==> run a <==
// router_extended
module router_extended #(
  parameter B2_LAT_BIN  = 1, B2_LAT_DEC  = 8, B2_LAT_DUO  = 6,
  parameter B10_LAT_DEC = 1, B10_LAT_BIN = 6, B10_LAT_DUO = 6,
  parameter B12_LAT_DUO = 1, B12_LAT_BIN = 6, B12_LAT_DEC = 8
)(
  input  wire        clk,
  input  wire        rst,
  input  wire        start,
  input  wire [2:0]  cond_sel,
  input  wire [3:0]  opcode,
  input  wire [15:0] op_a,
  input  wire [15:0] op_b,
  output reg         busy,
  output reg         done,
  output reg  [31:0] result
);
Settings: LEC_CHECK=0, CAP_MARGIN=20, CELL_PAD_IN_SITES_GLOBAL_PLACEMENT=0, CORE_ASPECT_RATIO=0.71, CORE_MARGIN=2, CORE_UTILIZATION=68, CTS_CLUSTER_DIAMETER=255, CTS_CLUSTER_SIZE=90, GPL_ROUTABILITY_DRIVEN=1, MIN_ROUTING_LAYER=met1, PLACE_DENSITY_LB_ADDON=0.1, SETUP_SLACK_MARGIN=-0.0, SLEW_MARGIN=40; clock period 6.61 ns.
run.sh (not shown) runs the stock make flow with config.mk's settings and CLKGATE_MAP_FILE=.
==> run b: changes against run a <==
Settings changed: CELL_PAD_IN_SITES_GLOBAL_PLACEMENT 0 to unset, CORE_ASPECT_RATIO 0.71 to 0.83, CORE_UTILIZATION 68 to 40, CTS_CLUSTER_DIAMETER 255 to unset, CTS_CLUSTER_SIZE 90 to unset, GPL_ROUTABILITY_DRIVEN 1 to unset, HOLD_SLACK_MARGIN set to 0.2, MIN_ROUTING_LAYER met1 to unset, PLACE_DENSITY_LB_ADDON 0.1 to unset, SETUP_SLACK_MARGIN -0.0 to unset, SLEW_MARGIN 40 to 10.
==> flow/constraint.sdc (replaced) <==
create_clock -name core_clock -period 10.0 [get_ports {clk}]
set_input_delay 2.0000 -clock core_clock [delete_from_list [all_inputs] [get_ports {clk}]]
set_output_delay 2.0000 -clock core_clock [all_outputs]
set_load 0.01 [all_outputs]
==> run c: changes against run a <==
Settings changed: CAP_MARGIN 20 to 15, CORE_ASPECT_RATIO 0.71 to 1.81, CORE_UTILIZATION 68 to 65, CTS_CLUSTER_SIZE 90 to unset, MAX_ROUTING_LAYER set to met4, PLACE_DENSITY_LB_ADDON 0.1 to unset.
==> flow/constraint.sdc (replaced) <==
create_clock -name core_clock -period 2.23 [get_ports {clk}]
set_input_delay 0.4460 -clock core_clock [delete_from_list [all_inputs] [get_ports {clk}]]
set_output_delay 0.4460 -clock core_clock [all_outputs]
set_load 0.01 [all_outputs]
==> summary of the runs <==
- Against run a, the clock-buffer cell count of run b is lower by 9.
- Against run a, the setup slack of run b is better by 1400 ps.
- Against run a, the combinational power of run b is smaller by about 65%.
- Run a reached the layout checks and failed them: setup timing. Run c stopped in global routing (5_1_grt) (GRT-0116). Run b went through all stages and came out clean.
- Of run a and run b, run a has the higher clock skew (gap 17 ps).
- Against run a, the via count of run b is lower by about 16%.
- Cell area: run a is higher than run b (about 13%).
- Between run b and run a, the lower sequential share of layout area is in run a (gap 1.8 points).


==> onyx: inputs <==
Starting RTL as in the previous note.
make LEC_CHECK=0 CAP_MARGIN=20 CORE_ASPECT_RATIO=0.71 CORE_MARGIN=2 CORE_UTILIZATION=70 CTS_CLUSTER_SIZE=37 HOLD_SLACK_MARGIN=0.3 SETUP_SLACK_MARGIN=0.21 SLEW_MARGIN=20 TNS_END_PERCENT=5 finish   # period 6.43 ns
==> cedar: changes against onyx <==
- CORE_ASPECT_RATIO: 0.71 -> not set
- CORE_UTILIZATION: 70 -> 40
- CTS_CLUSTER_DIAMETER: not set -> 395
- CTS_CLUSTER_SIZE: 37 -> not set
- HOLD_SLACK_MARGIN: 0.3 -> not set
- MAX_ROUTING_LAYER: not set -> met4
- SETUP_SLACK_MARGIN: 0.21 -> not set
- SLEW_MARGIN: 20 -> 15
- TNS_END_PERCENT: 5 -> not set
==> flow/constraint.sdc (replaced) <==
create_clock -name core_clock -period 10.0 [get_ports {clk}]
set_input_delay 2.0000 -clock core_clock [delete_from_list [all_inputs] [get_ports {clk}]]
set_output_delay 2.0000 -clock core_clock [all_outputs]
set_load 0.01 [all_outputs]
==> results <==
cedar completed without violations. onyx completed, yet does not pass: setup timing.
Of cedar and onyx, onyx has the higher first-iteration DRC count (gap about 70%, measured against onyx).
Of onyx and cedar, onyx has the higher critical path depth (gap 1).
Of onyx and cedar, onyx has the higher via count (gap 24%, measured against cedar).
Sequential cell count is the same in cedar and onyx.
Against onyx, the global-route usage of cedar is lower by 23 points.
Between onyx and cedar, the lower clock-buffer cell count is in cedar (gap 13).
Against cedar, the utilization of onyx is higher by 44 points.
Non-clock buffer count: cedar is lower than onyx (249).
==> figures <==
	onyx	cedar
Average detailed-routed wire length per instance	25.1 um	20.2 um
Bufs w/o clock	365	116
Number of clock buffers in the layout	31	18
Status	failed layout checks	finished clean
Reasons for failing layout checks	setup timing	-
Multi-input combinational cell area	15500 um^2	14600 um^2
Starting DRT DRC Count	3713	1162
Net switching power figure	6.59 mW	2.91 mW
Launch point of the worst path	op_b[5]	op_a[7]
Combinational Power Share	83.4%	75.5%
Finished Cell Area	24200 um^2	21400 um^2
Number of placed instances with taps included	2946	3015
Detailed placement HPWL	48900 um	47800 um
Total length of routed wires	76600 um	61600 um
Met3 track utilization from global routing	15.5%	3.53%
Area growth syn-to-layout	24.6%	10.1%
Setup repair after global routing missed its margin	yes	no
Post-Place Cell Area	22100 um^2	20800 um^2
DIE AREA	29200 um^2	50400 um^2
Power and IR drop assume default switching activity.
